Setup of v16:
==> flow/design.v (excerpt) <==
module router_top (
    input clock,
    input resetn,
    input packet_valid,
    input [7:0] data_in,
    input read_enb_0, read_enb_1, read_enb_2,
    output [7:0] data_out_0, data_out_1, data_out_2,
    output vld_out_0, vld_out_1, vld_out_2,
    output err,
    output busy
);
==> flow/config.mk <==
export PLATFORM = sky130hd
export DESIGN_NAME = router_top
export DESIGN_NICKNAME = router_top
export VERILOG_FILES = /design/flow/design.v
export SDC_FILE = /design/flow/constraint.sdc
export NUM_CORES = 4
export LEC_CHECK = 0
export CAP_MARGIN = 20
export CORE_MARGIN = 2
export CORE_UTILIZATION = 66
export CTS_CLUSTER_DIAMETER = 338
export HOLD_SLACK_MARGIN = -0.04
export SETUP_SLACK_MARGIN = -0.32
export SLEW_MARGIN = 20
export TNS_END_PERCENT = 5
==> flow/constraint.sdc <==
create_clock -name core_clock -period 4.61 [get_ports {clock}]
set_input_delay 0.9220 -clock core_clock [delete_from_list [all_inputs] [get_ports {clock}]]
set_output_delay 0.9220 -clock core_clock [all_outputs]
set_load 0.01 [all_outputs]
run.sh (not shown) runs the stock make flow with config.mk's settings and CLKGATE_MAP_FILE=.
What v10 does differently from v16 at the input level:
Settings: a deleted TNS_END_PERCENT that had been 5; a deleted SETUP_SLACK_MARGIN that had been -0.32; a change of CORE_UTILIZATION from 66 to 40; a deleted HOLD_SLACK_MARGIN that had been -0.04; a deleted CTS_CLUSTER_DIAMETER that had been 338; a change of the clock period (ns, I/O delays scaled along) from 4.61 to 3.57.
## What came out
v10 has completed all stages; timing, DRC and antenna checks passed.
v16 | stages: all done | timing, DRC, antenna: all pass
Re area growth from synthesis to layout: v16 was lower than v10.
Area of placed instances, v10 and v16, lower one = v16.
The power share of the combinational group of v10 exceeds that of v16 by 1.1 points.
v16 → v10: count of buffer and inverter cells on the critical path down 3, wire length on met1 rose by 7.3%.
## Diff of input files: v15 against v10
Settings: CORE_UTILIZATION changed from 40 to 57; the clock period (ns, I/O delays scaled along) changed from 3.57 to 4.1.
Notes after the runs:
The endpoint of the worst setup timing path comes out FIFO1.count[4] in one run and FIFO0.mem[4][6] in the other, namely in v10 and v15 respectively. v15 has die area below what v10 had. The estimated power of v15 ends up lower than the estimate for v10. Against v10, v15 comes in 1.6 um higher on average routed wire per standard cell. Compared to v10, v15 has portion of the clock cycle consumed by the worst path in the final layout 9.1 points lower. First-iteration detailed-routing DRC count (lower): v10. Looking only at wire length, and setting everything else aside, the lower value of v15 and v10 goes to v15. v15 vs v10: met2 track demand over resource up in v15. Cmp v15 vs v10: fraction of cell area in non-clock buffers lower in v15. Going from v10 to v15, the cell depth of the worst flop-to-flop path was found to have gone down by 4. The first-pass GRT wire length reported for v15 is smaller than that of v10 by 2.9%. Lower number of clock-tree buffers in the layout among v15 and v10: v10.

* * *

Setup of run Z:
router_top again, from the RTL that the note above started with.
export LEC_CHECK = 0
export CAP_MARGIN = 20
export CELL_PAD_IN_SITES_GLOBAL_PLACEMENT = 0
export CORE_MARGIN = 2
export CORE_UTILIZATION = 70
export CTS_CLUSTER_DIAMETER = 34
export CTS_CLUSTER_SIZE = 44
export GPL_TIMING_DRIVEN = 1
export MIN_ROUTING_LAYER = met1
export SETUP_SLACK_MARGIN = 0.78
export SLEW_MARGIN = 20
export TNS_END_PERCENT = 95
create_clock -name core_clock -period 2.75 [get_ports {clock}]
Tool error ODB-0269 stopped run Z during global routing; no final results.
For run B, these inputs were changed with respect to run Z:
Settings: CELL_PAD_IN_SITES_GLOBAL_PLACEMENT removed (was 0); CTS_CLUSTER_DIAMETER removed (was 34); TNS_END_PERCENT removed (was 95); GPL_TIMING_DRIVEN removed (was 1); CTS_CLUSTER_SIZE changed from 44 to 96; SETUP_SLACK_MARGIN removed (was 0.78); MIN_ROUTING_LAYER removed (was met1); ABC_AREA newly set to 1; CORE_UTILIZATION changed from 70 to 72; the clock period (ns, I/O delays scaled along) changed from 2.75 to 1.98.
Run Z terminated abnormally: global routing reported ODB-0269. No crash in run B: every stage finished, but the layout fails its final checks due to negative setup slack. Side by side, total setup buffers inserted after CTS turned out lower in run B than in run Z. Max height of the die across run Z and run B: run B. Site row count ends up lower on run Z. Number of buffers added by the clock tree synthesis step for run B is lower than for run Z. Final HPWL from detailed placement of run B exceeds that of run Z by more than a quarter. When run B is set beside run Z, its average size of a mapped cell turns out to be 31% smaller. Against run Z, run B comes in 1 lower on H-tree depth. Cell area after synthesis: run B vs run Z up about 4.6%. Row post-synthesis chip area from yosys: run B higher / run Z lower. Re core area: run Z was lower than run B.

* * *

== red ==
router_top again, from the RTL that the note above started with.
==> flow/config.mk <==
export PLATFORM = sky130hd
export DESIGN_NAME = router_top
export DESIGN_NICKNAME = router_top
export VERILOG_FILES = /design/flow/design.v
export SDC_FILE = /design/flow/constraint.sdc
export NUM_CORES = 4
export LEC_CHECK = 0
export ABC_AREA = 1
export CAP_MARGIN = 20
export CELL_PAD_IN_SITES_DETAIL_PLACEMENT = 2
export CELL_PAD_IN_SITES_GLOBAL_PLACEMENT = 3
export CORE_MARGIN = 2
export CORE_UTILIZATION = 56
export CTS_CLUSTER_DIAMETER = 266
export CTS_CLUSTER_SIZE = 44
export GPL_TIMING_DRIVEN = 1
export MAX_ROUTING_LAYER = met4
export MIN_ROUTING_LAYER = met1
export SLEW_MARGIN = 20
export TNS_END_PERCENT = 95
==> flow/constraint.sdc <==
create_clock -name core_clock -period 3.25 [get_ports {clock}]
set_input_delay 0.6500 -clock core_clock [delete_from_list [all_inputs] [get_ports {clock}]]
set_output_delay 0.6500 -clock core_clock [all_outputs]
set_load 0.01 [all_outputs]
red did not finish: a tool error stopped it during global placement without I/O.
Setup changes, red to blue
Settings: CORE_UTILIZATION now 68, was 56; GPL_TIMING_DRIVEN no longer set, was 1; MAX_ROUTING_LAYER no longer set, was met4; CTS_CLUSTER_DIAMETER no longer set, was 266; CELL_PAD_IN_SITES_GLOBAL_PLACEMENT no longer set, was 3; MIN_ROUTING_LAYER no longer set, was met1; CELL_PAD_IN_SITES_DETAIL_PLACEMENT no longer set, was 2; TNS_END_PERCENT no longer set, was 95; CTS_CLUSTER_SIZE no longer set, was 44; the clock period (ns, I/O delays scaled along) now 2.33, was 3.25.
blue finished every step from synthesis to the final layout, and the layout passed the timing, design-rule and antenna checks.
Lower die span in x among red and blue: blue
Comparing blue against red, there is no change at all in synthesized cell count.
Going from red to blue, count of unique library cells instantiated by Yosys level, simple-gate share of the synthesized area about even, floorplan die area shows a reduction of 7200 um^2.
The number of cell rows reported for blue is smaller than that of red by 9.6%.
Number of nets at floorplan: red vs blue identical
Diff red -> blue | vertical extent of the die | decrease of 9.1%
The higher core region area came out of red.

* * *

router_top again, from the RTL that the note above started with.
// router_top
module router_top (
    input clock,
    input resetn,
    input packet_valid,
    input [7:0] data_in,
    input read_enb_0, read_enb_1, read_enb_2,
    output [7:0] data_out_0, data_out_1, data_out_2,
    output vld_out_0, vld_out_1, vld_out_2,
    output err,
    output busy
);
    wire [7:0] dout;
    wire [2:0] write_enb;
    wire [2:0] soft_reset;
    wire write_enb_reg;
    wire [2:0] read_enb;
    wire [2:0] empty;
    wire [2:0] full;
    wire lfd_state;
    wire detect_add;
    wire ld_state;
    wire laf_state;
    wire full_state;
    wire fifo_full;
    wire rst_int_reg;
    wire parity_done;
    wire low_packet_valid;
    assign read_enb = {read_enb_2, read_enb_1, read_enb_0};
    router_fsm FSM (.clock(clock), .resetn(resetn), .packet_valid(packet_valid), .data_in(data_in), .parity_done(parity_done), .soft_reset_0(soft_reset[0]), .soft_reset_1(soft_reset[1]), .soft_reset_2(soft_reset[2]), .fifo_full(fifo_full), .low_packet_valid(low_packet_valid), .fifo_empty_0(empty[0]), .fifo_empty_1(empty[1]), .fifo_empty_2(empty[2]), .detect_add(detect_add), .ld_state(ld_state), .laf_state(laf_state), .lfd_state(lfd_state), .full_state(full_state), .write_enb_reg(write_enb_reg), .rst_int_reg(rst_int_reg), .busy(busy));
    router_register REG (.clock(clock), .resetn(resetn), .packet_valid(packet_valid), .data_in(data_in), .fifo_full(fifo_full), .detect_add(detect_add), .ld_state(ld_state), .laf_state(laf_state), .full_state(full_state), .lfd_state(lfd_state), .rst_int_reg(rst_int_reg), .err(err), .parity_done(parity_done), .low_packet_valid(low_packet_valid), .dout(dout));
  ...
clock: 3.25 ns
lec_check: 0
abc_area: 1
cap_margin: 20
cell_pad_in_sites_detail_placement: 2
cell_pad_in_sites_global_placement: 1
core_aspect_ratio: 1.03
core_margin: 2
core_utilization: 56
cts_cluster_diameter: 266
cts_cluster_size: 44
gpl_timing_driven: 1
max_routing_layer: met4
min_routing_layer: met1
place_density_lb_addon: 0.12
slew_margin: 20
tns_end_percent: 95
The starting point died in 3_5_place_dp with DPL-0033.
Change:
==> flow/config.mk (replaced) <==
export PLATFORM = sky130hd
export DESIGN_NAME = router_top
export DESIGN_NICKNAME = router_top
export VERILOG_FILES = /design/flow/design.v
export SDC_FILE = /design/flow/constraint.sdc
export NUM_CORES = 4
export LEC_CHECK = 0
export CAP_MARGIN = 20
export CORE_MARGIN = 2
export CORE_UTILIZATION = 13
export SLEW_MARGIN = 20
==> flow/constraint.sdc (replaced) <==
create_clock -name core_clock -period 6.24 [get_ports {clock}]
set_input_delay 1.2480 -clock core_clock [delete_from_list [all_inputs] [get_ports {clock}]]
set_output_delay 1.2480 -clock core_clock [all_outputs]
set_load 0.01 [all_outputs]
The new run finished with timing, DRC and antenna clean.
Die area is higher to 4.0 times its value.
Synthesized area fell by about 4.4%.
Synthesized cell count goes down by about 34%.
Change:
--- a/flow/config.mk
+++ b/flow/config.mk
@@ -7,5 +7,7 @@
 export LEC_CHECK = 0
+export ABC_AREA = 0
 export CAP_MARGIN = 20
 export CORE_MARGIN = 2
-export CORE_UTILIZATION = 13
+export CORE_UTILIZATION = 70
+export SETUP_SLACK_MARGIN = 0.58
 export SLEW_MARGIN = 20
==> flow/constraint.sdc (replaced) <==
create_clock -name core_clock -period 1.98 [get_ports {clock}]
set_input_delay 0.3960 -clock core_clock [delete_from_list [all_inputs] [get_ports {clock}]]
set_output_delay 0.3960 -clock core_clock [all_outputs]
set_load 0.01 [all_outputs]
This time the run never finished: it broke off in 5_1_grt (GRT-0232).
Synthesized cell count is unchanged.
Die size decreases by well over a third.
Area after synthesis is unchanged.
Change:
--- a/flow/config.mk
+++ b/flow/config.mk
@@ -7,7 +7,5 @@
 export LEC_CHECK = 0
-export ABC_AREA = 0
 export CAP_MARGIN = 20
 export CORE_MARGIN = 2
-export CORE_UTILIZATION = 70
-export SETUP_SLACK_MARGIN = 0.58
+export CORE_UTILIZATION = 40
 export SLEW_MARGIN = 20
==> flow/constraint.sdc (replaced) <==
create_clock -name core_clock -period 2.15 [get_ports {clock}]
set_input_delay 0.4300 -clock core_clock [delete_from_list [all_inputs] [get_ports {clock}]]
set_output_delay 0.4300 -clock core_clock [all_outputs]
set_load 0.01 [all_outputs]
- With this change the flow reached the layout checks and failed them: setup timing
- synthesized cell count stays the same
- synthesized area stays the same
- die size climbs by 73%
Change:
--- a/flow/config.mk
+++ b/flow/config.mk
@@ -9,3 +9,4 @@
 export CORE_MARGIN = 2
-export CORE_UTILIZATION = 40
+export CORE_UTILIZATION = 72
+export SETUP_SLACK_MARGIN = -0.2
 export SLEW_MARGIN = 20
==> flow/constraint.sdc (replaced) <==
create_clock -name core_clock -period 2.07 [get_ports {clock}]
set_input_delay 0.4140 -clock core_clock [delete_from_list [all_inputs] [get_ports {clock}]]
set_output_delay 0.4140 -clock core_clock [all_outputs]
set_load 0.01 [all_outputs]
Outcome:
- Now the flow died in 5_1_grt
- synthesized cell count is unchanged
- area after synthesis is unchanged
- die size decreases by 44%
Change:
==> flow/constraint.sdc (replaced) <==
create_clock -name core_clock -period 1.98 [get_ports {clock}]
set_input_delay 0.3960 -clock core_clock [delete_from_list [all_inputs] [get_ports {clock}]]
set_output_delay 0.3960 -clock core_clock [all_outputs]
set_load 0.01 [all_outputs]
The changed run ran to the end with violations: setup timing.
Synthesized cell count does not change.
Area after synthesis is unchanged.
Die size stays the same.
Power figures rest on the tool's default switching activity, not on a simulated workload.
